### design.v
`timescale 1ns/1ps
module MODULE_STATIC_PROCESS (
    input clk,
    input rst,
    input [3:0] state_info,
    input [11:0] read_from_aux,
    input [11:0] read_from_ram,
    output reg [11:0] write2aux,
    output reg [11:0] write2ram,
    output reg [9:0] write2aux_addr,
    output reg [9:0] read_from_aux_addr,
    output reg [18:0] write2ram_addr,
    output reg[18:0] read_from_ram_addr,
    output reg ena_write_ram,
    output done
);
reg [18:0] cnt;
reg done_;
assign done=done_;
reg [4:0] cnt_buffer;
reg [11:0] color_buffer;
reg [11:0] buffer;
reg [11:0] color_reduced;
reg [15:0] color_cnt_1;
reg [15:0] color_cnt_2;
reg [15:0] color_cnt_3;
reg [15:0] color_cnt_4;
reg [15:0] color_cnt_5;
reg [15:0] color_cnt_6;
reg [15:0] color_cnt_7;
reg [15:0] color_cnt_8;
reg [15:0] color_cnt_9;
reg [15:0] color_cnt_10;
reg [15:0] color_cnt_11;
reg [15:0] color_cnt_12;
reg [15:0] color_cnt_13;
reg [15:0] color_cnt_14;
reg [15:0] color_cnt_15;
reg [15:0] color_cnt_16;
reg is_read_done;
always @(posedge clk) 
begin
    if(!rst)
    begin
      cnt=0;
      done_=0;
      cnt_buffer=0;
      color_buffer=0;
      buffer=0;
      color_reduced=0;
      color_cnt_1=0;
      color_cnt_2=0;
      color_cnt_3=0;
      color_cnt_4=0;
      color_cnt_5=0;
      color_cnt_6=0;
      color_cnt_7=0;
      color_cnt_8=0;
      color_cnt_9=0;
      color_cnt_10=0;
      color_cnt_11=0;
      color_cnt_12=0;
      color_cnt_13=0;
      color_cnt_14=0;
      color_cnt_15=0;
      color_cnt_16=0;
      is_read_done=0;
      write2aux=0;
      write2ram=0;
      write2aux_addr=0;
      read_from_aux_addr=0;
      write2ram_addr=0;
      read_from_ram_addr=0;
      ena_write_ram=0;
    end
    else if(done_==0&&(state_info==4'b1000||state_info==4'b1001))
    begin
      if(cnt_buffer==4'b0000)
      begin
        if(state_info==4'b1000)
          color_buffer=(read_from_ram[11:8]*8'd30+read_from_ram[7:4]*8'd59+read_from_ram[3:0]*8'd11)*9/8'd100;
        else if(state_info==4'b1001)
          color_buffer=(read_from_ram[11:8]*8'd30+read_from_ram[7:4]*8'd59+read_from_ram[3:0]*8'd11)*8/8'd100;
        read_from_ram_addr=cnt-641;
        cnt_buffer=cnt_buffer+1;
      end
      else if(cnt_buffer==4'b0001)  
      begin
        if(cnt%640==0||cnt<640)
            color_buffer=color_buffer-0;
        else
        begin
          color_reduced=(read_from_ram[11:8]*8'd30+read_from_ram[7:4]*8'd59+read_from_ram[3:0]*8'd11)/8'd100;
          if(color_buffer<color_reduced)
            color_buffer=0;
          else
            color_buffer=color_buffer-color_reduced;
        end
        read_from_ram_addr=cnt-640;
        cnt_buffer=cnt_buffer+1;
      end
      else if(cnt_buffer==4'b0010)  
      begin
        if(cnt<640)
            color_buffer=color_buffer-0;
        else
        begin
          color_reduced=(read_from_ram[11:8]*8'd30+read_from_ram[7:4]*8'd59+read_from_ram[3:0]*8'd11)/8'd100;
          if(color_buffer<color_reduced)
            color_buffer=0;
          else
            color_buffer=color_buffer-color_reduced;
        end
        read_from_ram_addr=cnt-639;
        cnt_buffer=cnt_buffer+1;
      end
      else if(cnt_buffer==4'b0011)  
      begin
        if(cnt<640||(cnt-639)%640==0)
            color_buffer=color_buffer-0;
        else
        begin
          color_reduced=(read_from_ram[11:8]*8'd30+read_from_ram[7:4]*8'd59+read_from_ram[3:0]*8'd11)/8'd100;
          if(color_buffer<color_reduced)
            color_buffer=0;
          else
            color_buffer=color_buffer-color_reduced;
        end
        read_from_ram_addr=cnt-1;
        cnt_buffer=cnt_buffer+1;
      end
      else if(cnt_buffer==4'b0100)  
      begin
        if(cnt%640==0)
            color_buffer=color_buffer-0;
        else
        begin
        color_reduced=(read_from_ram[11:8]*8'd30+read_from_ram[7:4]*8'd59+read_from_ram[3:0]*8'd11)/8'd100;
          if(color_buffer<color_reduced)
            color_buffer=0;
          else
            color_buffer=color_buffer-color_reduced;
        end
        read_from_ram_addr=cnt+1;
        cnt_buffer=cnt_buffer+1;
      end
      else if(cnt_buffer==4'b0101)  
      begin
        if(cnt>=639&&(cnt-639)%640==0)
          color_buffer=color_buffer-0;
        else 
        begin
          color_reduced=(read_from_ram[11:8]*8'd30+read_from_ram[7:4]*8'd59+read_from_ram[3:0]*8'd11)/8'd100;
          if(color_buffer<color_reduced)
            color_buffer=0;
          else
            color_buffer=color_buffer-color_reduced;
        end
        read_from_ram_addr=cnt+640-1;
        cnt_buffer=cnt_buffer+1;
      end
      else if(cnt_buffer==4'b0110)  
      begin
        if(cnt%640==0||cnt>640*479)
            color_buffer=color_buffer-0;
        else 
        begin
          color_reduced=(read_from_ram[11:8]*8'd30+read_from_ram[7:4]*8'd59+read_from_ram[3:0]*8'd11)/8'd100;
          if(color_buffer<color_reduced)
            color_buffer=0;
          else
            color_buffer=color_buffer-color_reduced;
        end
        read_from_ram_addr=cnt+640;
        cnt_buffer=cnt_buffer+1;
      end
      else if(cnt_buffer==4'b0111) 
      begin
        if(cnt>640*479)
            color_buffer=color_buffer-0;
        else
        begin
          color_reduced=(read_from_ram[11:8]*8'd30+read_from_ram[7:4]*8'd59+read_from_ram[3:0]*8'd11)/8'd100;
          if(color_buffer<color_reduced)
            color_buffer=0;
          else
            color_buffer=color_buffer-color_reduced;
        end
        read_from_aux_addr=(cnt-1)%640;  
        read_from_ram_addr=cnt+640+1;
        cnt_buffer=cnt_buffer+1;
      end
      else if(cnt_buffer==4'b1000)   
      begin
        if(cnt>640*479||(cnt>=630&&(cnt-639)%640==0))
            color_buffer=color_buffer-0;
        else
        begin
          color_reduced=(read_from_ram[11:8]*8'd30+read_from_ram[7:4]*8'd59+read_from_ram[3:0]*8'd11)/8'd100;
          if(color_buffer<color_reduced)
            color_buffer=0;
          else
            color_buffer=color_buffer-color_reduced;
        end
        color_buffer={color_buffer[3:0],color_buffer[3:0],color_buffer[3:0]};
        cnt=cnt+1;
        ena_write_ram=1;
        read_from_ram_addr=cnt; 
        cnt_buffer=0;
        write2ram_addr=cnt-640-2;
        read_from_aux_addr=(cnt-2)%640;
        write2ram=read_from_aux;   
        write2aux_addr=(cnt-2)%640;
        write2aux=buffer;
        buffer=color_buffer;
        if(cnt==640*480)
        begin
            done_=1;
            ena_write_ram=0;
            cnt=0;
            cnt_buffer=0;
        end
      end
    end
    else if(done_==0&& state_info==4'b1010)
    begin
          if(cnt_buffer==4'b0000)
          begin
            color_buffer=(read_from_ram[11:8]*8'd30+read_from_ram[7:4]*8'd59+read_from_ram[3:0]*8'd11)*4/8'd100;
            read_from_ram_addr=cnt-641;
            cnt_buffer=cnt_buffer+1;
          end
          else if(cnt_buffer==4'b0001)  
          begin
            if(cnt%640==0||cnt<640)
                color_buffer=color_buffer+0;
            else
            begin
              color_reduced=(read_from_ram[11:8]*8'd30+read_from_ram[7:4]*8'd59+read_from_ram[3:0]*8'd11)/8'd100;
              color_buffer=color_buffer+color_reduced;
            end
            read_from_ram_addr=cnt-640;
            cnt_buffer=cnt_buffer+1;
          end
          else if(cnt_buffer==4'b0010)  
          begin
            if(cnt<640)
                color_buffer=color_buffer-0;
            else
            begin
              color_reduced=(read_from_ram[11:8]*8'd30+read_from_ram[7:4]*8'd59+read_from_ram[3:0]*8'd11)*2/8'd100;
              color_buffer=color_buffer+color_reduced;
            end
            read_from_ram_addr=cnt-639;
            cnt_buffer=cnt_buffer+1;
          end
          else if(cnt_buffer==4'b0011)  
          begin
            if(cnt<640||(cnt-639)%640==0)
                color_buffer=color_buffer-0;
            else
            begin
              color_reduced=(read_from_ram[11:8]*8'd30+read_from_ram[7:4]*8'd59+read_from_ram[3:0]*8'd11)/8'd100;
              color_buffer=color_buffer+color_reduced;
            end
            read_from_ram_addr=cnt-1;
            cnt_buffer=cnt_buffer+1;
          end
          else if(cnt_buffer==4'b0100)  
          begin
            if(cnt%640==0)
                color_buffer=color_buffer-0;
            else
            begin
              color_reduced=(read_from_ram[11:8]*8'd30+read_from_ram[7:4]*8'd59+read_from_ram[3:0]*8'd11)*2/8'd100;
              color_buffer=color_buffer+color_reduced;
            end
            read_from_ram_addr=cnt+1;
            cnt_buffer=cnt_buffer+1;
          end
          else if(cnt_buffer==4'b0101)  
          begin
            if(cnt>=639&&(cnt-639)%640==0)
              color_buffer=color_buffer-0;
            else 
            begin
              color_reduced=(read_from_ram[11:8]*8'd30+read_from_ram[7:4]*8'd59+read_from_ram[3:0]*8'd11)*2/8'd100;
              color_buffer=color_buffer+color_reduced;
            end
            read_from_ram_addr=cnt+640-1;
            cnt_buffer=cnt_buffer+1;
          end
          else if(cnt_buffer==4'b0110)  
          begin
            if(cnt%640==0||cnt>640*479)
                color_buffer=color_buffer-0;
            else 
            begin
              color_reduced=(read_from_ram[11:8]*8'd30+read_from_ram[7:4]*8'd59+read_from_ram[3:0]*8'd11)/8'd100;
              color_buffer=color_buffer+color_reduced;
            end
            read_from_ram_addr=cnt+640;
            cnt_buffer=cnt_buffer+1;
          end
          else if(cnt_buffer==4'b0111) 
          begin
            if(cnt>640*479)
                color_buffer=color_buffer-0;
            else
            begin
              color_reduced=(read_from_ram[11:8]*8'd30+read_from_ram[7:4]*8'd59+read_from_ram[3:0]*8'd11)*2/8'd100;
              color_buffer=color_buffer+color_reduced;
            end
            read_from_aux_addr=(cnt-1)%640;  
            read_from_ram_addr=cnt+640+1;
            cnt_buffer=cnt_buffer+1;
          end
          else if(cnt_buffer==4'b1000)   
          begin
            if(cnt>640*479||(cnt>=630&&(cnt-639)%640==0))
                color_buffer=color_buffer-0;
            else
            begin
              color_reduced=(read_from_ram[11:8]*8'd30+read_from_ram[7:4]*8'd59+read_from_ram[3:0]*8'd11)/8'd100;
              color_buffer=color_buffer+color_reduced;
            end
            color_buffer=color_buffer/16;
            color_buffer={color_buffer[3:0],color_buffer[3:0],color_buffer[3:0]};
            cnt=cnt+1;
            ena_write_ram=1;
            read_from_ram_addr=cnt;  
            cnt_buffer=0;
            write2ram_addr=cnt-640-2; 
            read_from_aux_addr=(cnt-2)%640;
            write2ram=read_from_aux;   
            write2aux_addr=(cnt-2)%640;
            write2aux=buffer;
            buffer=color_buffer;
            if(cnt==640*480)
            begin
                done_=1;
                ena_write_ram=0;
                    cnt=0;
                cnt_buffer=0;
            end
          end
    end
    else if(done_==0&& state_info==4'b1011)
    begin
          if(cnt_buffer==4'b0000)
          begin
            color_buffer=12'b000000000111;
            read_from_ram_addr=cnt-641;
            cnt_buffer=cnt_buffer+1;
          end
          else if(cnt_buffer==4'b0001)  
          begin
            if(cnt%640==0||cnt<640)
                color_buffer=color_buffer+0;
            else
            begin
              color_reduced=(read_from_ram[11:8]*8'd30+read_from_ram[7:4]*8'd59+read_from_ram[3:0]*8'd11)/8'd100;
              color_buffer=color_buffer+color_reduced;
            end
            read_from_ram_addr=cnt-640;
            cnt_buffer=cnt_buffer+1;
          end
          else if(cnt_buffer==4'b0010)  
          begin
            color_buffer=color_buffer-0;
            read_from_ram_addr=cnt-639;
            cnt_buffer=cnt_buffer+1;
          end
          else if(cnt_buffer==4'b0011)  
          begin
            color_buffer=color_buffer-0;
            read_from_ram_addr=cnt-1;
            cnt_buffer=cnt_buffer+1;
          end
          else if(cnt_buffer==4'b0100)  
          begin
            color_buffer=color_buffer-0;
            read_from_ram_addr=cnt+1;
            cnt_buffer=cnt_buffer+1;
          end
          else if(cnt_buffer==4'b0101)  
          begin
            color_buffer=color_buffer-0;
            read_from_ram_addr=cnt+640-1;
            cnt_buffer=cnt_buffer+1;
          end
          else if(cnt_buffer==4'b0110)  
          begin
            color_buffer=color_buffer-0;
            read_from_ram_addr=cnt+640;
            cnt_buffer=cnt_buffer+1;
          end
          else if(cnt_buffer==4'b0111) 
          begin
            color_buffer=color_buffer-0;
            read_from_aux_addr=(cnt-1)%640;  
            read_from_ram_addr=cnt+640+1;
            cnt_buffer=cnt_buffer+1;
          end
          else if(cnt_buffer==4'b1000)   
          begin
            if(cnt>640*479||(cnt>=630&&(cnt-639)%640==0))
                color_buffer=color_buffer-0;
            else
            begin
              color_reduced=(read_from_ram[11:8]*8'd30+read_from_ram[7:4]*8'd59+read_from_ram[3:0]*8'd11)/8'd100;
              if(color_buffer>color_reduced)
                color_buffer=color_buffer-color_reduced;
              else
                color_buffer=0;
            end
            color_buffer={color_buffer[3:0],color_buffer[3:0],color_buffer[3:0]};
            cnt=cnt+1;
            ena_write_ram=1;
            read_from_ram_addr=cnt;  
            cnt_buffer=0;
            write2ram_addr=cnt-640-2; 
            read_from_aux_addr=(cnt-2)%640;
            write2ram=read_from_aux;   
            write2aux_addr=(cnt-2)%640;
            write2aux=buffer;
            buffer=color_buffer;
            if(cnt==640*480)
            begin
                done_=1;
                ena_write_ram=0;
                    cnt=0;
                cnt_buffer=0;
            end
          end
    end
    else if(done_==1'b1&&state_info<4'b1000)
    begin
      done_=1'b0;
      read_from_aux_addr=0;
      read_from_ram_addr=0;
      cnt=0;
      color_cnt_1=0;
      color_cnt_2=0;
      color_cnt_3=0;
      color_cnt_4=0;
      color_cnt_5=0;
      color_cnt_6=0;
      color_cnt_7=0;
      color_cnt_8=0;
      color_cnt_9=0;
      color_cnt_10=0;
      color_cnt_11=0;
      color_cnt_12=0;
      color_cnt_13=0;
      color_cnt_14=0;
      color_cnt_15=0;
      color_cnt_16=0;
      is_read_done=0;
    end
    else if(done_==1'b0 && state_info==4'b1100)
    begin
      if(cnt==480*640&&is_read_done==0)
      begin
        is_read_done=1;
        cnt=0;
      end
      if(is_read_done==0&&cnt<480*640)
      begin
        read_from_ram_addr=cnt;
        color_reduced=(read_from_ram[11:8]*8'd30+read_from_ram[7:4]*8'd59+read_from_ram[3:0]*8'd11)/8'd100;
        if(color_reduced[3:0]==4'b0000)
          color_cnt_1=color_cnt_1+1;
        else if(color_reduced[3:0]==4'b0001)
          color_cnt_2=color_cnt_2+1;
        else if(color_reduced[3:0]==4'b0010)
          color_cnt_3=color_cnt_3+1;
        else if(color_reduced[3:0]==4'b0011)
          color_cnt_4=color_cnt_4+1;
        else if(color_reduced[3:0]==4'b0100)
          color_cnt_5=color_cnt_5+1;
        else if(color_reduced[3:0]==4'b0101)
          color_cnt_6=color_cnt_6+1;
        else if(color_reduced[3:0]==4'b0110)
          color_cnt_7=color_cnt_7+1;
        else if(color_reduced[3:0]==4'b0111)
          color_cnt_8=color_cnt_8+1;
        else if(color_reduced[3:0]==4'b1000)
          color_cnt_9=color_cnt_9+1;
        else if(color_reduced[3:0]==4'b1001)
          color_cnt_10=color_cnt_10+1;
        else if(color_reduced[3:0]==4'b1010)
          color_cnt_11=color_cnt_11+1;
        else if(color_reduced[3:0]==4'b1011)
          color_cnt_12=color_cnt_12+1;
        else if(color_reduced[3:0]==4'b1100)
          color_cnt_13=color_cnt_13+1;
        else if(color_reduced[3:0]==4'b1101)
          color_cnt_14=color_cnt_14+1;
        else if(color_reduced[3:0]==4'b1110)
          color_cnt_15=color_cnt_15+1;
        else if(color_reduced[3:0]==4'b1111)
          color_cnt_16=color_cnt_16+1;
        cnt=cnt+1;
      end
      else if(is_read_done==1&&done_==0)
      begin
        if(cnt==640*480)
        begin
          done_=1;
          ena_write_ram=0;
        end
        else
        begin
          ena_write_ram=1;
          write2ram_addr=cnt;
          if(cnt%640<40)  
          begin
            if((480-(cnt/640))<color_cnt_1/160)
              write2ram=12'hFFD;
            else
              write2ram=12'b000000000000;
          end
          else if(cnt%640<80)
          begin
            if((480-(cnt/640))<color_cnt_2/160)
              write2ram=12'hFF0;
            else
              write2ram=12'b000000000000;
          end
          else if(cnt%640<120)
          begin
            if((480-(cnt/640))<color_cnt_3/160)
              write2ram=12'hFFF;
            else
              write2ram=12'b000000000000;
          end
          else if(cnt%640<160)
          begin
            if((480-(cnt/640))<color_cnt_4/160)
              write2ram=12'h0f0;
            else
              write2ram=12'b000000000000;
          end
          else if(cnt%640<200)
          begin
            if((480-(cnt/640))<color_cnt_5/160)
              write2ram=12'hFFE;
            else
              write2ram=12'b000000000000;
          end
          else if(cnt%640<240)
          begin
            if((480-(cnt/640))<color_cnt_6/160)
              write2ram=12'hCFC;
            else
              write2ram=12'b000000000000;
          end
          else if(cnt%640<280)
          begin
            if((480-(cnt/640))<color_cnt_7/160)
              write2ram=12'hfed;
            else
              write2ram=12'b000000000000;
          end
          else if(cnt%640<320)
          begin
            if((480-(cnt/640))<color_cnt_8/160)
              write2ram=12'h9ff;
            else
              write2ram=12'b000000000000;
          end
          else if(cnt%640<360)
          begin
            if((480-(cnt/640))<color_cnt_9/160)
              write2ram=12'hfdb;
            else
              write2ram=12'b000000000000;
          end
          else if(cnt%640<400)
          begin
            if((480-(cnt/640))<color_cnt_10/160)
              write2ram=12'hbff;
            else
              write2ram=12'b000000000000;
          end
          else if(cnt%640<440)
          begin
            if((480-(cnt/640))<color_cnt_11/160)
              write2ram=12'hfeb;
            else
              write2ram=12'b000000000000;
          end
          else if(cnt%640<480)
          begin
            if((480-(cnt/640))<color_cnt_12/160)
              write2ram=12'h8cf;
            else
              write2ram=12'b000000000000;
          end
          else if(cnt%640<520)
          begin
            if((480-(cnt/640))<color_cnt_13/160)
              write2ram=12'heef;
            else
              write2ram=12'b000000000000;
          end
          else if(cnt%640<560)
          begin
            if((480-(cnt/640))<color_cnt_14/160)
              write2ram=12'h9f9;
            else
              write2ram=12'b000000000000;
          end
          else if(cnt%640<600)
          begin
            if((480-(cnt/640))<color_cnt_15/160)
              write2ram=12'hfee;
            else
              write2ram=12'b000000000000;
          end
          else if(cnt%640<640)
          begin
            if((480-(cnt/640))<color_cnt_16/160)
              write2ram=12'hfcc;
            else
              write2ram=12'b000000000000;
          end
          cnt=cnt+1;
        end
      end
    end
end
endmodule  
### config.mk
export PLATFORM = sky130hd
export DESIGN_NAME = MODULE_STATIC_PROCESS
export DESIGN_NICKNAME = MODULE_STATIC_PROCESS
export VERILOG_FILES = /design/flow/design.v
export SDC_FILE = /design/flow/constraint.sdc
export NUM_CORES = 4
export LEC_CHECK = 0
export ABC_AREA = 1
export CAP_MARGIN = 20
export CORE_ASPECT_RATIO = 0.71
export CORE_MARGIN = 2
export CORE_UTILIZATION = 72
export CTS_CLUSTER_DIAMETER = 371
export CTS_CLUSTER_SIZE = 98
export HOLD_SLACK_MARGIN = 0.3
export PLACE_DENSITY = 0.6
export SLEW_MARGIN = 20
export TNS_END_PERCENT = 5
### constraint.sdc
create_clock -name core_clock -period 15.2 [get_ports {clk}]
set_input_delay 3.0400 -clock core_clock [delete_from_list [all_inputs] [get_ports {clk}]]
set_output_delay 3.0400 -clock core_clock [all_outputs]
set_load 0.01 [all_outputs]
### run.sh
#!/bin/bash
# the make line also repeats each setting of config.mk as NAME=value (left out here)
make -C /OpenROAD-flow-scripts/flow DESIGN_CONFIG=/design/flow/config.mk WORK_HOME=/design/flow/orfs CLKGATE_MAP_FILE= finish
==> impl_metrics.tcl, run 1 <==
# implementation run metrics
set metrics [dict create \
    synthCells 5792 \
    cts_hold_buf 0 \
    logic_family "simple AND/OR/NAND/NOR gates" \
    cts.path.max_buffers 3 \
    ys_sh_simple_pct 33.06 \
    top_cells_by_count "1075 x nand2_1, 884 x inv_1, 613 x nor2_1, 509 x o21ai_0, 418 x a21oi_1" \
    top_area_cell "dfxtp_1" \
    synth.distinct_cells 81 \
    synth_seq_share_pct 20.89 \
    dieHeight_um 191.7 \
    chipWidth_um 268.4 \
    mux_share_pct 0.05952 \
    dpl.cell_count 6960 \
    grt_overflow_total 131 \
    io_buffer_count 113 \
    rows 68 \
    dpl_cell_area_um2 41380 \
    dp_slack_ns -9.867 \
    adder_share_pct 7.149 \
    ys_area_um2 35740 \
    syn_area_per_cell_um2 6.170 \
    fp.coreArea_um2 48840 \
    io_pins 114 \
    xor_share_pct 4.138 \
    synth.top_cells.by_area "dfxtp_1 21%, nand2_1 11%, inv_1 9.3%, o21ai_0 7.1%, nor2_1 6.4%" \
    cts_htree_levels 1 \
    numCtsBuffers 7 \
    fp_util_pct 73.18 \
    clockRootBuffer "clkbuf_16" \
    flop_cell "dfxtp_1" \
    async_flop_share_pct 0 \
    aoi_share_pct 21.83 \
    hpwl_um 102900 \
    stop_stage "global routing (5_1_grt)" \
    status "aborted with a tool error" \
    yosysMostFrequentCell "nand2_1" \
    synth.ff_latch_count 373 \
    yosys_cells 5792 \
    edf_count 0 \
    place.gp.congestion 1.308 \
    yosys_warnings 1 \
    top_cell_area_share_pct 20.89 \
    clock-sinks 373 \
    firstError "[ERROR GRT-0232] Routing congestion too high. Check the congestion heatmap in the GUI." \
    grt_usage_pct 76.87 \
    chipArea_um2 51460 \
    syn_area_um2 35740 \
]
what timing repair did:
item | CTS
pin swaps | 135
buffers inserted | 81
endpoints found under the setup margin | 27
gates resized | 131
per-layer routing:
metal | overflow | track usage, %
met1 | 7 | 79.36
met5 | 1 | 38.80
met4 | 42 | 68.82
met3 | 16 | 63.90
met2 | 65 | 91.49
==> inputs of run 2 (changes only) <==
Settings changed: ABC_AREA 1 to not set, CAP_MARGIN 20 to 40, CELL_PAD_IN_SITES_GLOBAL_PLACEMENT set to 0, CORE_ASPECT_RATIO 0.71 to not set, CORE_UTILIZATION 72 to 64, CTS_CLUSTER_DIAMETER 371 to 301, CTS_CLUSTER_SIZE 98 to not set, GPL_ROUTABILITY_DRIVEN set to 0, HOLD_SLACK_MARGIN 0.3 to not set, MAX_ROUTING_LAYER set to met4, PLACE_DENSITY 0.6 to not set, PLACE_DENSITY_LB_ADDON set to 0.21, SETUP_SLACK_MARGIN set to 0.82, TNS_END_PERCENT 5 to 85.
Clock period 15.2 ns to 24.3 ns, I/O delays scaled along.
==> run 2 against run 1 <==
Now fails the layout checks on negative setup slack. Synthesized cell count down 11%. Die size is 15% higher. Area after synthesis increased by 2.4%.
==> impl_metrics.tcl, run 2 <==
# implementation run metrics
set metrics [dict create \
    nFillCells 3912 \
    xor_share_pct 10.80 \
    numCtsBuffers 42 \
    yosys_cells 5159 \
    warnings 56 \
    ys_area_um2 36580 \
    grt_usage_pct 48.31 \
    relSlewSlack_pct 22.15 \
    ant_nets 0 \
    critPathKind "in -> reg" \
    syn_area_per_cell_um2 7.090 \
    reg2reg_setup_slack_ns 1.12 \
    synth.ff_latch_count 373 \
    yosysMostFrequentCell "nor2_1" \
    wl_per_cell_um 23.27 \
    cts_htree_levels 2 \
    crit_end "color_buffer[10]$_SDFFE_PN0P_" \
    synth.distinct_cells 132 \
    min_from "buffer[8]$_SDFFE_PN0P_" \
    logic_family "AND-OR/OR-AND gates" \
    flop_area_um2 7468 \
    cp.depth 122 \
    top_cells_by_count "686 x nor2_1, 535 x nand2_1, 373 x dfxtp_1, 372 x a21oi_1, 350 x o21ai_0" \
    rows 87 \
    hpwl_um 99880 \
    holdPathStages 2 \
    worstMarginPinSlew_ns 1.168 \
    cp-startpoint "read_from_ram[9]" \
    r2r_start "cnt[0]$_SDFFE_PN0P_" \
    dpl.cell_count 6140 \
    synth_seq_share_pct 20.41 \
    min_to "write2aux[8]$_SDFFE_PN0P_" \
    area_growth_pct 20.55 \
    final_util_pct 78.05 \
    fin_setup_tns_ns -33.76 \
    adder_share_pct 7.234 \
    clock-sinks 373 \
    dp_slack_ns -3.850 \
    grt_start_max_net_pins 254 \
    aoi_share_pct 27.64 \
    check-failures "negative setup slack" \
    vias_per_cell 7.051 \
    cp.required_ns 24.77 \
    cp-start-kind "input pin" \
    path_clk_slew_ns 0.06 \
    comb_area_um2 28230 \
    drc 0 \
    dpl_cell_area_um2 41030 \
    chipArea_um2 59080 \
    clock_skew_ns 0.04085 \
    setup_ws_ns -2.746 \
    arrival_ns 27.52 \
    cts_hold_buf 0 \
    r2r_cells 107 \
    final_area_um2 44100 \
    holdCritPathClass "reg -> reg" \
    antenna_found_initial 5 \
    cap_violations 0 \
    hold_viol_final 0 \
    top_area_cell "dfxtp_1" \
    io_buffer_count 113 \
    fp_util_pct 64.75 \
    end_kind "flop" \
    flop_cell "dfxtp_1" \
    worst-path-buf-inv 15 \
    syn_area_um2 36580 \
    synth.top_cells.by_area "dfxtp_1 20%, nor2_1 7.0%, xnor2_1 5.6%, nand2_1 5.5%, xor2_1 5.2%" \
    yosys_warnings 1 \
    clock_latency_ns 0.62 \
    drtIter0Drc 8030 \
    grt_pass1_vias 41140 \
    crit_top_cell "ha_4" \
    drt_wl_total_um 147400 \
    reg2reg_to "color_buffer[10]$_SDFFE_PN0P_" \
    min_period_ns 27.05 \
    vias 44640 \
    mux_share_pct 2.056 \
    critPathTopFamily "AND-OR/OR-AND gates" \
    io_pins 114 \
    grt_overflow_total 0 \
    cts.path.max_buffers 3 \
    critPathMaxFanout 5 \
    status "failed layout checks" \
    stdcell_count 6332 \
    max_freq_ghz 0.03697 \
    fin_nets 5750 \
    edf_count 0 \
    period_used_pct 111.3 \
    dr.pass1.iters 34 \
    grt_pass1_wl_um 223800 \
    top_cell_area_share_pct 20.41 \
    tritoncts "yes" \
    chipWidth_um 243.1 \
    maxSlewViolCount 0 \
    slowest_delay_ns 0.54 \
    dieHeight_um 243.1 \
    clockRootBuffer "clkbuf_16" \
    synthCells 5159 \
    fp.coreArea_um2 56500 \
    async_flop_share_pct 0 \
    slowest_stage "fa_1" \
    rsz0062_at_grt "yes" \
    ys_sh_simple_pct 26.28 \
    setup_viol 24 \
]
## run 2: stage by stage
step	hold slack (ns)
after global routing	0.4736
after global placement	0.4405
final	0.4580
after floorplan	0.4287
after detailed placement	0.4473
after CTS	0.4575
## run 2: cell type report
cell class	instances	area share (%)
clock buffers	55	2.630
clock inverters	22	0.5788
flip-flops and latches	373	16.94
inverters	180	1.555
repair buffers	660	12.10
multi-input cells	4278	64.01
diodes	8	0.04540
well taps	756	2.145
## run 2: repair_timing
item	CTS	global route
setup buffers	73	22
endpoints found under the setup margin	24	24
gates resized	105	69
pin swaps	115	79
## run 2: routing by layer
layer,vias to the layer above,track usage [%],wire length [um]
met5,-,-,0
met4,0,32.43,13810
met3,1357,19.89,23110
met2,3698,69.46,59830
met1,20130,54.72,50610
li1,19460,-,-
==> inputs of run 3 (changes only) <==
Settings changed: ABC_AREA set to 0, CAP_MARGIN 40 to 20, CELL_PAD_IN_SITES_GLOBAL_PLACEMENT 0 to 1, CORE_UTILIZATION 64 to 16, CTS_CLUSTER_DIAMETER 301 to 51, GPL_ROUTABILITY_DRIVEN 0 to not set, GPL_TIMING_DRIVEN set to 1, PLACE_DENSITY set to 0.78, PLACE_DENSITY_LB_ADDON 0.21 to not set, SETUP_SLACK_MARGIN 0.82 to not set, SLEW_MARGIN 20 to 5, TNS_END_PERCENT 85 to not set.
Clock period 24.3 ns to 41.9 ns, I/O delays scaled along.
==> run 3 against run 2 <==
The run now finishes clean. Area after synthesis stayed put. Synthesized cell count did not move. Critical endpoint is now color_buffer[11]$_SDFFE_PN0P_. Highest routed layer unchanged.
==> impl_metrics.tcl, run 3 <==
# implementation run metrics
set metrics [dict create \
    area_growth_pct 17.90 \
    cp.required_ns 42.51 \
    rsz0062_at_grt "no" \
    cts_hold_buf 0 \
    maxSlewViolCount 0 \
    drc 0 \
    min_to "buffer[8]$_SDFFE_PN0P_" \
    wl_per_cell_um 20.63 \
    cp-start-kind "input pin" \
    hold_viol_final 0 \
    fin_nets 5328 \
    worstMarginPinSlew_ns 1.318 \
    cts_setup_buffers 0 \
    ys_area_um2 36580 \
    synth_seq_share_pct 20.41 \
    cts_htree_levels 2 \
    top_cell_area_share_pct 20.41 \
    critPathMaxFanout 12 \
    path_clk_slew_ns 0.06 \
    final_util_pct 18.97 \
    clock_skew_ns 0.07048 \
    syn_area_um2 36580 \
    clock-sinks 373 \
    async_flop_share_pct 0 \
    grt_overflow_total 0 \
    reg2reg_setup_slack_ns 13.94 \
    place.gp.congestion 0.9886 \
    top_area_cell "dfxtp_1" \
    cp-startpoint "read_from_ram[10]" \
    synth.ff_latch_count 373 \
    dieHeight_um 482.1 \
    holdPathStages 2 \
    warnings 53 \
    xor_share_pct 10.80 \
    chipArea_um2 232500 \
    min_period_ns 36.50 \
    drt_wl_total_um 168600 \
    top_cells_by_count "686 x nor2_1, 535 x nand2_1, 373 x dfxtp_1, 372 x a21oi_1, 350 x o21ai_0" \
    worst-path-buf-inv 10 \
    yosysMostFrequentCell "nor2_1" \
    ant_nets 0 \
    min_from "buffer[8]$_SDFFE_PN0P_" \
    rows 175 \
    synth.distinct_cells 132 \
    period_used_pct 87.11 \
    crit_end "color_buffer[11]$_SDFFE_PN0P_" \
    r2r_start "cnt[0]$_SDFFE_PN0P_" \
    synthCells 5159 \
    fp_util_pct 16.09 \
    grt_start_max_net_pins 233 \
    fin_setup_tns_ns 0 \
    synth.top_cells.by_area "dfxtp_1 20%, nor2_1 7.0%, xnor2_1 5.6%, nand2_1 5.5%, xor2_1 5.2%" \
    cts_resized 0 \
    end_kind "flop" \
    yosys_cells 5159 \
    grt_pass1_vias 37580 \
    aoi_share_pct 27.64 \
    critPathTopFamily "AND-OR/OR-AND gates" \
    mux_share_pct 2.056 \
    critPathKind "in -> reg" \
    drtIter0Drc 4200 \
    cp.depth 120 \
    yosys_warnings 1 \
    io_pins 114 \
    syn_area_per_cell_um2 7.090 \
    vias 40250 \
    antenna_found_initial 5 \
    setup_viol 0 \
    fp.coreArea_um2 227300 \
    reg2reg_to "color_buffer[11]$_SDFFE_PN0P_" \
    arrival_ns 37.10 \
    chipWidth_um 482.1 \
    hpwl_um 129000 \
    edf_count 0 \
    vias_per_cell 4.926 \
    slowest_delay_ns 0.64 \
    grt_pass1_wl_um 248000 \
    cap_violations 0 \
    adder_share_pct 7.234 \
    logic_family "AND-OR/OR-AND gates" \
    max_freq_ghz 0.02740 \
    relSlewSlack_pct 12.17 \
    r2r_cells 107 \
    clockRootBuffer "clkbuf_16" \
    flop_cell "dfxtp_1" \
    tritoncts "yes" \
    clock_latency_ns 0.72 \
    holdCritPathClass "reg -> reg" \
    crit_top_cell "ha_1" \
    slowest_stage "clkdlybuf4s50_1" \
    numCtsBuffers 60 \
    ys_sh_simple_pct 26.28 \
    status "complete, no violations" \
    dr.pass1.iters 9 \
    grt_usage_pct 14.26 \
    cts.path.max_buffers 3 \
    io_buffer_count 113 \
]
==> run 3: stage by stage <==
step	instances	hold WS, ns	setup slack (ns)	area (um^2)
6_report	8171	0.4515	5.401	43130
5_1_grt	8169	0.4820	3.065	43120
4_1_cts	8167	0.4551	5.743	43120
3_5_place_dp	8060	0.4493	5.156	41070
3_3_place_gp	8059	0.4464	5.507	41060
2_1_floorplan	5160	0.4287	9.566	36580
==> run 3: routing by layer <==
layer	track usage, %	share of wire [%]
met1	17.45	41
met5	-	0
met4	7.367	6.0
met3	2.391	8.0
met2	22.45	45
==> run 3: cell type report <==
cell class              count  area [um^2]
flip-flops and latches    373         7468
well taps                3009         3765
inverters                 180        678.2
diodes                      4        10.01
fillers                 25600       184200
multi-input cells        4278        27220
clock inverters            31        422.9
clock buffers              76         1622
repair buffers            220         1942
==> inputs of run 4 (changes only) <==
Settings changed: ABC_AREA 0 to not set, CELL_PAD_IN_SITES_GLOBAL_PLACEMENT 1 to not set, CORE_UTILIZATION 16 to 66, CTS_CLUSTER_DIAMETER 51 to 41, GPL_TIMING_DRIVEN 1 to not set, HOLD_SLACK_MARGIN set to 0.29, MAX_ROUTING_LAYER met4 to not set, PLACE_DENSITY 0.78 to 0.6, SETUP_SLACK_MARGIN set to 4.87, SLEW_MARGIN 5 to 20.
Clock period 41.9 ns to 17.0 ns, I/O delays scaled along.
==> run 4 against run 3 <==
The run now fails in global routing (5_1_grt). Area after synthesis did not move. Synthesized cell count did not move. Die size fell by 75%.
==> impl_metrics.tcl, run 4 <==
# implementation run metrics
set metrics [dict create \
    top_cell_area_share_pct 20.41 \
    rows 86 \
    syn_area_per_cell_um2 7.090 \
    synth.top_cells.by_area "dfxtp_1 20%, nor2_1 7.0%, xnor2_1 5.6%, nand2_1 5.5%, xor2_1 5.2%" \
    ys_area_um2 36580 \
    top_area_cell "dfxtp_1" \
    synth.distinct_cells 132 \
    yosysMostFrequentCell "nor2_1" \
    mux_share_pct 2.056 \
    firstError "[ERROR GRT-0232] Routing congestion too high. Check the congestion heatmap in the GUI." \
    grt_overflow_total 529 \
    cts_htree_levels 2 \
    status "aborted with a tool error" \
    adder_share_pct 7.234 \
    yosys_warnings 1 \
    io_buffer_count 113 \
    synth.ff_latch_count 373 \
    xor_share_pct 10.80 \
    yosys_cells 5159 \
    chipArea_um2 57320 \
    async_flop_share_pct 0 \
    fp.coreArea_um2 54990 \
    synthCells 5159 \
    cts.path.max_buffers 3 \
    cts_hold_buf 0 \
    aoi_share_pct 27.64 \
    place.gp.congestion 1.111 \
    logic_family "AND-OR/OR-AND gates" \
    fp_util_pct 66.52 \
    top_cells_by_count "686 x nor2_1, 535 x nand2_1, 373 x dfxtp_1, 372 x a21oi_1, 350 x o21ai_0" \
    dpl.cell_count 6532 \
    synth_seq_share_pct 20.41 \
    stop_stage "global routing (5_1_grt)" \
    edf_count 0 \
    syn_area_um2 36580 \
    ys_sh_simple_pct 26.28 \
    clockRootBuffer "clkbuf_16" \
    chipWidth_um 239.4 \
    grt_usage_pct 87.98 \
    io_pins 114 \
    numCtsBuffers 59 \
    dieHeight_um 239.4 \
    hpwl_um 112900 \
    clock-sinks 373 \
    flop_cell "dfxtp_1" \
]
-- run 4: repair_timing --
| action | 4_1_cts |
|---|---|
| setup buffers | 33 |
| hold endpoints to repair | 0 |
| endpoints found under the setup margin | 284 |
| pin swaps | 124 |
| resized | 132 |
| gates cloned | 0 |
-- run 4: metrics by stage --
step                setup TNS (ns)  hold WS, ns  util [%]  cell area, um^2  setup WS [ns]
global placement           -175.59       0.4388     80.27            44130         -8.575
CTS                        -165.08       0.4559     85.43            46970         -8.261
floorplan                  -181.41       0.4287         -            37020         -8.954
detailed placement         -194.61       0.4471     80.27            44140         -9.486
-- run 4: routing by layer --
metal	overflow	global-route usage (%)
met5	10	67.79
met4	169	86.63
met3	55	79.79
met2	241	97.32
met1	54	87.66
==> inputs of run 5 (changes only) <==
Settings changed: ABC_AREA set to 1, CELL_PAD_IN_SITES_GLOBAL_PLACEMENT set to 0, CORE_UTILIZATION 66 to 71, CTS_CLUSTER_DIAMETER 41 to 233, CTS_CLUSTER_SIZE set to 56, GPL_TIMING_DRIVEN set to 1, HOLD_SLACK_MARGIN 0.29 to not set, MIN_ROUTING_LAYER set to met1, SETUP_SLACK_MARGIN 4.87 to not set.
Clock period 17.0 ns to 22.6 ns, I/O delays scaled along.
==> run 5 against run 4 <==
The flow again stops in global routing (5_1_grt). Area after synthesis decreased by 2.3%. Synthesized cell count increased by 12%. Die size fell by 9.0%.
==> impl_metrics.tcl, run 5 <==
# implementation run metrics
set metrics [dict create \
    status "aborted with a tool error" \
    stop_stage "global routing (5_1_grt)" \
    firstError "[ERROR GRT-0232] Routing congestion too high. Check the congestion heatmap in the GUI." \
    dieHeight_um 228.4 \
    synth_seq_share_pct 20.89 \
    fp.coreArea_um2 49970 \
    ys_sh_simple_pct 33.06 \
    yosys_warnings 1 \
    adder_share_pct 7.149 \
    dp_slack_ns -3.323 \
    numCtsBuffers 10 \
    yosysMostFrequentCell "nand2_1" \
    top_area_cell "dfxtp_1" \
    synth.ff_latch_count 373 \
    top_cells_by_count "1075 x nand2_1, 884 x inv_1, 613 x nor2_1, 509 x o21ai_0, 418 x a21oi_1" \
    mux_share_pct 0.05952 \
    io_buffer_count 113 \
    grt_usage_pct 65.87 \
    hpwl_um 95160 \
    cts_htree_levels 1 \
    grt_overflow_total 68 \
    yosys_cells 5792 \
    flop_cell "dfxtp_1" \
    synth.distinct_cells 81 \
    syn_area_um2 35740 \
    syn_area_per_cell_um2 6.170 \
    top_cell_area_share_pct 20.89 \
    rows 82 \
    xor_share_pct 4.138 \
    edf_count 0 \
    logic_family "simple AND/OR/NAND/NOR gates" \
    clock-sinks 373 \
    async_flop_share_pct 0 \
    clockRootBuffer "clkbuf_16" \
    synthCells 5792 \
    cts.path.max_buffers 3 \
    aoi_share_pct 21.83 \
    io_pins 114 \
    ys_area_um2 35740 \
    synth.top_cells.by_area "dfxtp_1 21%, nand2_1 11%, inv_1 9.3%, o21ai_0 7.1%, nor2_1 6.4%" \
    chipWidth_um 228.4 \
    fp_util_pct 71.52 \
    place.gp.congestion 1.117 \
    chipArea_um2 52140 \
]
==> run 5: repair_timing <==
item / in CTS
pin swaps: 130
buffers inserted: 62
setup endpoints to repair: 24
gates cloned: 0
gates resized: 111
hold buffers: 0
==> run 5: stage by stage <==
step                      cell area, um^2  cells  setup TNS, ns  hold slack (ns)
after floorplan                     36100   5793         -16.62           0.4358
after global placement              39610   6711         -30.29           0.4362
after detailed placement            39610   6711         -52.44           0.4605
after CTS                           40780   6784         -11.96           0.4833
==> run 5: per-layer routing <==
layer	GRT overflow	GRT usage, %
met3	6	43.01
met2	33	86.28
met4	26	54.00
met5	0	26.29
met1	3	71.36
==> inputs of run 6 (changes only) <==
Settings changed: ABC_AREA 1 to 0, CELL_PAD_IN_SITES_GLOBAL_PLACEMENT 0 to 3, CORE_ASPECT_RATIO set to 1.09, CORE_UTILIZATION 71 to 32, CTS_CLUSTER_DIAMETER 233 to not set, CTS_CLUSTER_SIZE 56 to not set, GPL_TIMING_DRIVEN 1 to not set, MAX_ROUTING_LAYER set to met4, MIN_ROUTING_LAYER met1 to not set, PLACE_DENSITY 0.6 to not set, PLACE_DENSITY_LB_ADDON set to 0.2, SLEW_MARGIN 20 to 5.
Clock period 22.6 ns to 23.9 ns, I/O delays scaled along.
==> run 6 against run 5 <==
Now fails the layout checks on negative setup slack. Die size up 120%. Area after synthesis is 2.4% higher. Synthesized cell count fell by 11%.
==> impl_metrics.tcl, run 6 <==
# implementation run metrics
set metrics [dict create \
    fp_util_pct 32.24 \
    final_util_pct 39.80 \
    critPathKind "in -> reg" \
    io_buffer_count 113 \
    min_from "buffer[10]$_SDFFE_PN0P_" \
    top_cells_by_count "686 x nor2_1, 535 x nand2_1, 373 x dfxtp_1, 372 x a21oi_1, 350 x o21ai_0" \
    drtIter0Drc 3292 \
    grt_overflow_total 0 \
    dpl_cell_area_um2 42510 \
    holdCritPathClass "reg -> reg" \
    ys_sh_simple_pct 26.28 \
    synth_seq_share_pct 20.41 \
    clock_latency_ns 0.66 \
    clock-sinks 373 \
    cts_hold_buf 0 \
    async_flop_share_pct 0 \
    worst-path-buf-inv 11 \
    holdWs_ns 0.4565 \
    fin_setup_tns_ns -23.92 \
    cts.path.max_buffers 3 \
    io_pins 114 \
    holdPathStages 2 \
    vias_per_cell 5.807 \
    max_freq_ghz 0.03814 \
    worstMarginPinSlew_ns 1.166 \
    path_clk_slew_ns 0.06 \
    maxSlewViolCount 0 \
    cp.required_ns 24.47 \
    clock_skew_ns 0.03230 \
    grt_pass1_vias 39110 \
    reg2reg_to "color_buffer[11]$_SDFFE_PN0P_" \
    reg2reg_setup_slack_ns 1.23 \
    cp-startpoint "read_from_ram[8]" \
    drc 0 \
    relSlewSlack_pct 22.09 \
    rows 129 \
    vias 41150 \
    status "failed layout checks" \
    yosys_cells 5159 \
    ys_area_um2 36580 \
    crit_end "color_buffer[11]$_SDFFE_PN0P_" \
    xor_share_pct 10.80 \
    slowest_delay_ns 0.58 \
    slowest_stage "fa_1" \
    synthCells 5159 \
    logic_family "AND-OR/OR-AND gates" \
    synth.top_cells.by_area "dfxtp_1 20%, nor2_1 7.0%, xnor2_1 5.6%, nand2_1 5.5%, xor2_1 5.2%" \
    area_growth_pct 23.44 \
    warnings 53 \
    top_cell_area_share_pct 20.41 \
    min_to "buffer[10]$_SDFFE_PN0P_" \
    antenna_found_initial 5 \
    syn_area_per_cell_um2 7.090 \
    min_period_ns 26.22 \
    ant_nets 0 \
    comb_area_um2 28170 \
    check-failures "negative setup slack" \
    flop_cell "dfxtp_1" \
    aoi_share_pct 27.64 \
    yosysMostFrequentCell "nor2_1" \
    mux_share_pct 2.056 \
    end_kind "flop" \
    syn_area_um2 36580 \
    fin_nets 5754 \
    setup_viol 24 \
    nFillCells 12040 \
    dieHeight_um 357.0 \
    clockRootBuffer "clkbuf_16" \
    edf_count 0 \
    place.gp.congestion 0.9613 \
    synth.ff_latch_count 373 \
    rsz0062_at_grt "yes" \
    numCtsBuffers 50 \
    hold_viol_final 0 \
    chipWidth_um 327.8 \
    grt_pass1_wl_um 259300 \
    cp-start-kind "input pin" \
    critPathTopFamily "AND-OR/OR-AND gates" \
    setup_ws_ns -2.321 \
    grt_start_max_net_pins 88 \
    dp_slack_ns -4.024 \
    final_area_um2 45150 \
    tritoncts "yes" \
    cp.depth 121 \
    chipArea_um2 117000 \
    wl_per_cell_um 24.89 \
    flop_area_um2 7468 \
    r2r_start "cnt[18]$_SDFFE_PN0P_" \
    period_used_pct 109.7 \
    fp.coreArea_um2 113500 \
    cap_violations 0 \
    synth.distinct_cells 132 \
    hpwl_um 134400 \
    critPathMaxFanout 5 \
    dr.pass1.iters 6 \
    yosys_warnings 1 \
    arrival_ns 26.80 \
    r2r_cells 106 \
    top_area_cell "dfxtp_1" \
    adder_share_pct 7.234 \
    grt_usage_pct 29.97 \
    cts_htree_levels 2 \
    drt_wl_total_um 176300 \
]
run 6: metal layers:
layer / track usage (%) / wire [um] / up-vias
met5: - / 0 / -
met4: 13.83 / 9103 / 0
met3: 3.178 / 9087 / 356
met2: 49.17 / 82780 / 1373
met1: 36.90 / 75360 / 19990
li1: - / - / 19430
run 6: through the flow:
stage / std cells
2_1_floorplan: 5160
3_3_place_gp: 6959
3_5_place_dp: 6960
4_1_cts: 7060
5_1_grt: 7084
6_report: 7085
run 6: layout make-up:
| class | instances | share of cell area, % |
|---|---|---|
| multi-input combinational | 4278 | 62.39 |
| sequential | 373 | 16.54 |
| timing repair buffer | 656 | 11.56 |
| tap | 1506 | 4.173 |
| clock buffer | 74 | 3.325 |
| inverter | 180 | 1.513 |
| clock inverter | 15 | 0.4766 |
| antenna | 3 | 0.01663 |
run 6: what timing repair did:
action | CTS | global route
buffers inserted | 11 | 24
pin swaps | 47 | 128
setup endpoints to repair | 24 | 24
resized | 51 | 99
==> inputs of run 7 (changes only) <==
Settings changed: ABC_AREA 0 to 1, CELL_PAD_IN_SITES_GLOBAL_PLACEMENT 3 to not set, CORE_ASPECT_RATIO 1.09 to not set, CORE_UTILIZATION 32 to 69, CTS_CLUSTER_DIAMETER set to 237, CTS_CLUSTER_SIZE set to 98, MAX_ROUTING_LAYER met4 to not set, PLACE_DENSITY set to 0.6, PLACE_DENSITY_LB_ADDON 0.2 to not set, SLEW_MARGIN 5 to 20, TNS_END_PERCENT set to 5.
Clock period 23.9 ns to 25.0 ns, I/O delays scaled along.
==> run 7 against run 6 <==
The run now fails in global routing (5_1_grt). Area after synthesis decreased by 2.3%. Die size fell by 54%. Synthesized cell count up 12%.
==> impl_metrics.tcl, run 7 <==
# implementation run metrics
set metrics [dict create \
    status "aborted with a tool error" \
    stop_stage "global routing (5_1_grt)" \
    firstError "[ERROR GRT-0232] Routing congestion too high. Check the congestion heatmap in the GUI." \
    chipArea_um2 53630 \
    grt_usage_pct 66.07 \
    synth.top_cells.by_area "dfxtp_1 21%, nand2_1 11%, inv_1 9.3%, o21ai_0 7.1%, nor2_1 6.4%" \
    synth.ff_latch_count 373 \
    numCtsBuffers 7 \
    top_cell_area_share_pct 20.89 \
    syn_area_per_cell_um2 6.170 \
    yosys_warnings 1 \
    clockRootBuffer "clkbuf_16" \
    logic_family "simple AND/OR/NAND/NOR gates" \
    dp_slack_ns -1.821 \
    yosysMostFrequentCell "nand2_1" \
    mux_share_pct 0.05952 \
    cts.path.max_buffers 3 \
    yosys_cells 5792 \
    async_flop_share_pct 0 \
    xor_share_pct 4.138 \
    io_buffer_count 113 \
    ys_sh_simple_pct 33.06 \
    top_cells_by_count "1075 x nand2_1, 884 x inv_1, 613 x nor2_1, 509 x o21ai_0, 418 x a21oi_1" \
    edf_count 0 \
    fp.coreArea_um2 51300 \
    fp_util_pct 69.66 \
    grt_overflow_total 118 \
    dpl.cell_count 6692 \
    place.gp.congestion 1.054 \
    flop_cell "dfxtp_1" \
    clock-sinks 373 \
    adder_share_pct 7.149 \
    cts_htree_levels 1 \
    top_area_cell "dfxtp_1" \
    rows 83 \
    synth_seq_share_pct 20.89 \
    synth.distinct_cells 81 \
    synthCells 5792 \
    syn_area_um2 35740 \
    ys_area_um2 35740 \
    dieHeight_um 231.6 \
    io_pins 114 \
    hpwl_um 97160 \
    chipWidth_um 231.6 \
    aoi_share_pct 21.83 \
]
## run 7: timing repair
action,in CTS
gates resized,76
buffers inserted,73
endpoints found under the setup margin,11
hold buffers,0
cloned,0
pin swaps,97
## run 7: through the flow
stage	hold WS (ns)	utilization, %	cell area [um^2]
CTS	0.4835	78.45	40250
detailed placement	0.4569	76.45	39220
global placement	0.4365	76.45	39220
floorplan	0.4358	-	35900
## run 7: layer usage
metal  GRT overflow  track usage, %
met5              0           21.78
met4             47           55.31
met3              8           42.35
met2             57           87.67
met1              6           70.97
==> inputs of run 8 (changes only) <==
Settings changed: CAP_MARGIN 20 to 40, CORE_UTILIZATION 69 to 72, CTS_CLUSTER_DIAMETER 237 to 157.
Clock period 25.0 ns to 24.6 ns, I/O delays scaled along.
==> run 8 against run 7 <==
The run again fails in global routing (5_1_grt). Die size fell by 4.1%. Area after synthesis did not move. Synthesized cell count did not move.
==> impl_metrics.tcl, run 8 <==
# implementation run metrics
set metrics [dict create \
    status "aborted with a tool error" \
    stop_stage "global routing (5_1_grt)" \
    firstError "[ERROR GRT-0232] Routing congestion too high. Check the congestion heatmap in the GUI." \
    top_area_cell "dfxtp_1" \
    cts.path.max_buffers 3 \
    edf_count 0 \
    chipWidth_um 226.8 \
    synth.top_cells.by_area "dfxtp_1 21%, nand2_1 11%, inv_1 9.3%, o21ai_0 7.1%, nor2_1 6.4%" \
    io_pins 114 \
    yosys_warnings 1 \
    syn_area_um2 35740 \
    place.gp.congestion 1.117 \
    cts_htree_levels 1 \
    top_cell_area_share_pct 20.89 \
    mux_share_pct 0.05952 \
    top_cells_by_count "1075 x nand2_1, 884 x inv_1, 613 x nor2_1, 509 x o21ai_0, 418 x a21oi_1" \
    synth_seq_share_pct 20.89 \
    dpl_cell_area_um2 39360 \
    xor_share_pct 4.138 \
    clock-sinks 373 \
    synth.ff_latch_count 373 \
    syn_area_per_cell_um2 6.170 \
    rows 81 \
    clockRootBuffer "clkbuf_16" \
    yosysMostFrequentCell "nand2_1" \
    synth.distinct_cells 81 \
    yosys_cells 5792 \
    ys_sh_simple_pct 33.06 \
    adder_share_pct 7.149 \
    chipArea_um2 51430 \
    hpwl_um 95330 \
    synthCells 5792 \
    ys_area_um2 35740 \
    aoi_share_pct 21.83 \
    logic_family "simple AND/OR/NAND/NOR gates" \
    fp.coreArea_um2 48950 \
    async_flop_share_pct 0 \
    cts_hold_buf 0 \
    flop_cell "dfxtp_1" \
    dieHeight_um 226.8 \
    grt_usage_pct 79.05 \
    io_buffer_count 113 \
    numCtsBuffers 10 \
    fp_util_pct 73.01 \
    grt_overflow_total 222 \
]
-- run 8: what timing repair did --
| item | in CTS |
|---|---|
| pin swaps | 119 |
| buffers inserted | 99 |
| endpoints found under the setup margin | 19 |
| resized | 125 |
-- run 8: metrics by stage --
step | instances | hold WS, ns | setup slack, ns
CTS | 6803 | 0.4552 | -0.1348
floorplan | 5793 | 0.4358 | -0.7376
detailed placement | 6688 | 0.4554 | -2.205
global placement | 6680 | 0.4364 | -1.055
-- run 8: metal layers --
metal / overflow / GRT usage, %
met1: 26 / 79.36
met2: 114 / 93.80
met3: 19 / 66.33
met4: 59 / 73.94
met5: 4 / 48.68
==> inputs of run 9 (changes only) <==
Settings changed: CAP_MARGIN 40 to 20, PLACE_DENSITY 0.6 to 0.36, SETUP_SLACK_MARGIN set to 5.0.
Clock period 24.6 ns to 20.4 ns, I/O delays scaled along.
==> run 9 against run 8 <==
The run again fails in global routing (5_1_grt). Synthesized cell count stayed put. Die size stayed put. Area after synthesis stayed put.
==> impl_metrics.tcl, run 9 <==
# implementation run metrics
set metrics [dict create \
    rows 81 \
    synth_seq_share_pct 20.89 \
    ys_area_um2 35740 \
    syn_area_per_cell_um2 6.170 \
    numCtsBuffers 10 \
    io_pins 114 \
    hpwl_um 94630 \
    top_cell_area_share_pct 20.89 \
    cts_hold_buf 0 \
    chipArea_um2 51430 \
    status "aborted with a tool error" \
    grt_usage_pct 70.24 \
    top_area_cell "dfxtp_1" \
    fp_util_pct 73.01 \
    cts.path.max_buffers 3 \
    fp.coreArea_um2 48950 \
    xor_share_pct 4.138 \
    yosys_warnings 1 \
    yosys_cells 5792 \
    adder_share_pct 7.149 \
    stop_stage "global routing (5_1_grt)" \
    chipWidth_um 226.8 \
    synth.distinct_cells 81 \
    synth.top_cells.by_area "dfxtp_1 21%, nand2_1 11%, inv_1 9.3%, o21ai_0 7.1%, nor2_1 6.4%" \
    grt_overflow_total 56 \
    logic_family "simple AND/OR/NAND/NOR gates" \
    firstError "[ERROR GRT-0116] Global routing finished with congestion. Check the congestion regions in the DRC Viewer." \
    synth.ff_latch_count 373 \
    synthCells 5792 \
    dieHeight_um 226.8 \
    aoi_share_pct 21.83 \
    yosysMostFrequentCell "nand2_1" \
    top_cells_by_count "1075 x nand2_1, 884 x inv_1, 613 x nor2_1, 509 x o21ai_0, 418 x a21oi_1" \
    edf_count 0 \
    flop_cell "dfxtp_1" \
    place.gp.congestion 1.125 \
    cts_htree_levels 1 \
    ys_sh_simple_pct 33.06 \
    clock-sinks 373 \
    io_buffer_count 113 \
    mux_share_pct 0.05952 \
    async_flop_share_pct 0 \
    clockRootBuffer "clkbuf_16" \
    syn_area_um2 35740 \
]
[run 9: metrics by stage]
step           std cells  hold slack, ns  util (%)  worst slack, ns  instance area [um^2]
2_1_floorplan       5793          0.4358         -           -4.098                 35900
3_3_place_gp        6731          0.4476     80.91           -4.399                 39610
3_5_place_dp        6731          0.4566     80.91           -5.215                 39610
4_1_cts             6895          0.3555     85.41           -3.319                 41810
[run 9: repair_timing]
item                                    CTS
endpoints found under the setup margin  284
setup buffers                           148
resized                                 170
cloned                                    0
pin swaps                               160
[run 9: layer usage]
layer	GRT overflow	GRT usage, %
met1	1	72.62
met2	22	88.59
met3	4	53.62
met4	29	61.06
met5	0	27.27
==> inputs of run 10 (changes only) <==
Settings changed: CELL_PAD_IN_SITES_GLOBAL_PLACEMENT set to 3, CORE_ASPECT_RATIO set to 1.09, CORE_UTILIZATION 72 to 30, CTS_CLUSTER_DIAMETER 157 to 21, CTS_CLUSTER_SIZE 98 to not set, GPL_ROUTABILITY_DRIVEN set to 0, HOLD_SLACK_MARGIN set to 0.2, MAX_ROUTING_LAYER set to met4, PLACE_DENSITY 0.36 to not set, SLEW_MARGIN 20 to 5, TNS_END_PERCENT 5 to 30.
Clock period 20.4 ns to 23.9 ns, I/O delays scaled along.
==> run 10 against run 9 <==
The layout now fails its checks (negative setup slack). Synthesized cell count stayed put. Die size grew 140%. Area after synthesis stayed put.
==> impl_metrics.tcl, run 10 <==
# implementation run metrics
set metrics [dict create \
    cp-start-kind "input pin" \
    max_freq_ghz 0.04116 \
    synthCells 5792 \
    reg2reg_to "color_buffer[11]$_SDFFE_PN0P_" \
    hold_viol_final 0 \
    holdPathStages 2 \
    path_clk_slew_ns 0.04 \
    dr.pass1.iters 6 \
    r2r_start "cnt[18]$_SDFFE_PN0P_" \
    ys_area_um2 35740 \
    cp-startpoint "read_from_ram[9]" \
    critPathMaxFanout 7 \
    warnings 55 \
    antenna_found_initial 0 \
    relSlewSlack_pct 17.20 \
    ys_sh_simple_pct 33.06 \
    clock_latency_ns 0.79 \
    fp_util_pct 30.14 \
    period_used_pct 101.7 \
    syn_area_per_cell_um2 6.170 \
    vias 41000 \
    adder_share_pct 7.149 \
    worstMarginPinSlew_ns 1.238 \
    chipArea_um2 121900 \
    io_pins 114 \
    synth.top_cells.by_area "dfxtp_1 21%, nand2_1 11%, inv_1 9.3%, o21ai_0 7.1%, nor2_1 6.4%" \
    fp.coreArea_um2 118600 \
    yosysMostFrequentCell "nand2_1" \
    cts_hold_buf 0 \
    cts_htree_levels 4 \
    edf_count 0 \
    grt_overflow_total 0 \
    min_from "write2ram_addr[0]$_SDFFE_PN0P_" \
    top_area_cell "dfxtp_1" \
    clockRootBuffer "clkbuf_16" \
    arrival_ns 24.97 \
    synth_seq_share_pct 20.89 \
    r2r_cells 167 \
    top_cells_by_count "1075 x nand2_1, 884 x inv_1, 613 x nor2_1, 509 x o21ai_0, 418 x a21oi_1" \
    rows 132 \
    reg2reg_setup_slack_ns 3.69 \
    vias_per_cell 5.078 \
    grt_usage_pct 26.45 \
    io_buffer_count 113 \
    tritoncts "yes" \
    dieHeight_um 364.3 \
    clock_skew_ns 0.05109 \
    yosys_cells 5792 \
    critPathKind "in -> reg" \
    grt_pass1_vias 40130 \
    wl_per_cell_um 19.76 \
    cp.depth 154 \
    hpwl_um 121400 \
    chipWidth_um 334.6 \
    crit_end "color_buffer[11]$_SDFFE_PN0P_" \
    aoi_share_pct 21.83 \
    synth.ff_latch_count 373 \
    async_flop_share_pct 0 \
    slowest_stage "fa_1" \
    syn_area_um2 35740 \
    yosys_warnings 1 \
    maxSlewViolCount 0 \
    logic_family "simple AND/OR/NAND/NOR gates" \
    stdcell_count 8074 \
    check-failures "negative setup slack" \
    drc 0 \
    status "failed layout checks" \
    fin_setup_tns_ns -1.280 \
    ant_nets 0 \
    fin_nets 6605 \
    holdCritPathClass "reg -> reg" \
    clock-sinks 373 \
    setup_ws_ns -0.3980 \
    xor_share_pct 4.138 \
    mux_share_pct 0.05952 \
    worst-path-buf-inv 31 \
    top_cell_area_share_pct 20.89 \
    drt_wl_total_um 159500 \
    setup_viol 5 \
    crit_top_cell "nand2_1" \
    end_kind "flop" \
    area_growth_pct 36.15 \
    critPathTopFamily "adder cells" \
    grt_start_max_net_pins 78 \
    cp.required_ns 24.57 \
    cts.path.max_buffers 3 \
    numCtsBuffers 181 \
    min_period_ns 24.30 \
    rsz0062_at_grt "yes" \
    dpl.cell_count 7648 \
    flop_cell "dfxtp_1" \
    slowest_delay_ns 0.54 \
    grt_pass1_wl_um 242100 \
    drtIter0Drc 2611 \
    cap_violations 0 \
    synth.distinct_cells 81 \
    min_to "write2ram_addr[0]$_SDFFE_PN0P_" \
]
[run 10: timing repair]
| action | in CTS | in global routing |
|---|---|---|
| pin swaps | 131 | 131 |
| gates resized | 93 | 85 |
| gates cloned | 0 | 0 |
| setup endpoints to repair | 27 | 30 |
| setup buffers | 79 | 20 |
[run 10: area by class of cell]
type,count,area [um^2]
Clock inverter,33,531.8
Multi-Input combinational cell,4267,24820
Fill cell,12880,69930
Clock buffer,292,5376
Sequential cell,373,7467
Antenna cell,1,2.502
Tap cell,1541,1928
Inverter,956,3636
Timing Repair Buffer,611,4892
[run 10: routing by layer]
metal  up-vias  track usage, %  share of wire [%]
met4         0           9.452                3.6
met3       303           3.476                4.4
met1     19130           33.08                 45
met5         -               -                  0
met2      1044           43.67                 47
li1      20530               -                  -
[run 10: stage by stage]
step / cell area, um^2 / hold WS (ns) / setup WS [ns] / utilization [%]
finish: 48660 / 0.4437 / -0.3980 / 41.03
global route: 48650 / 0.4682 / -1.718 / 41.03
detailed placement: 41230 / 0.4397 / -2.492 / 34.77
CTS: 48120 / 0.4455 / -0.2837 / 40.58
floorplan: 36100 / 0.4358 / -0.8708 / -
global placement: 41210 / 0.4345 / -2.003 / 34.76
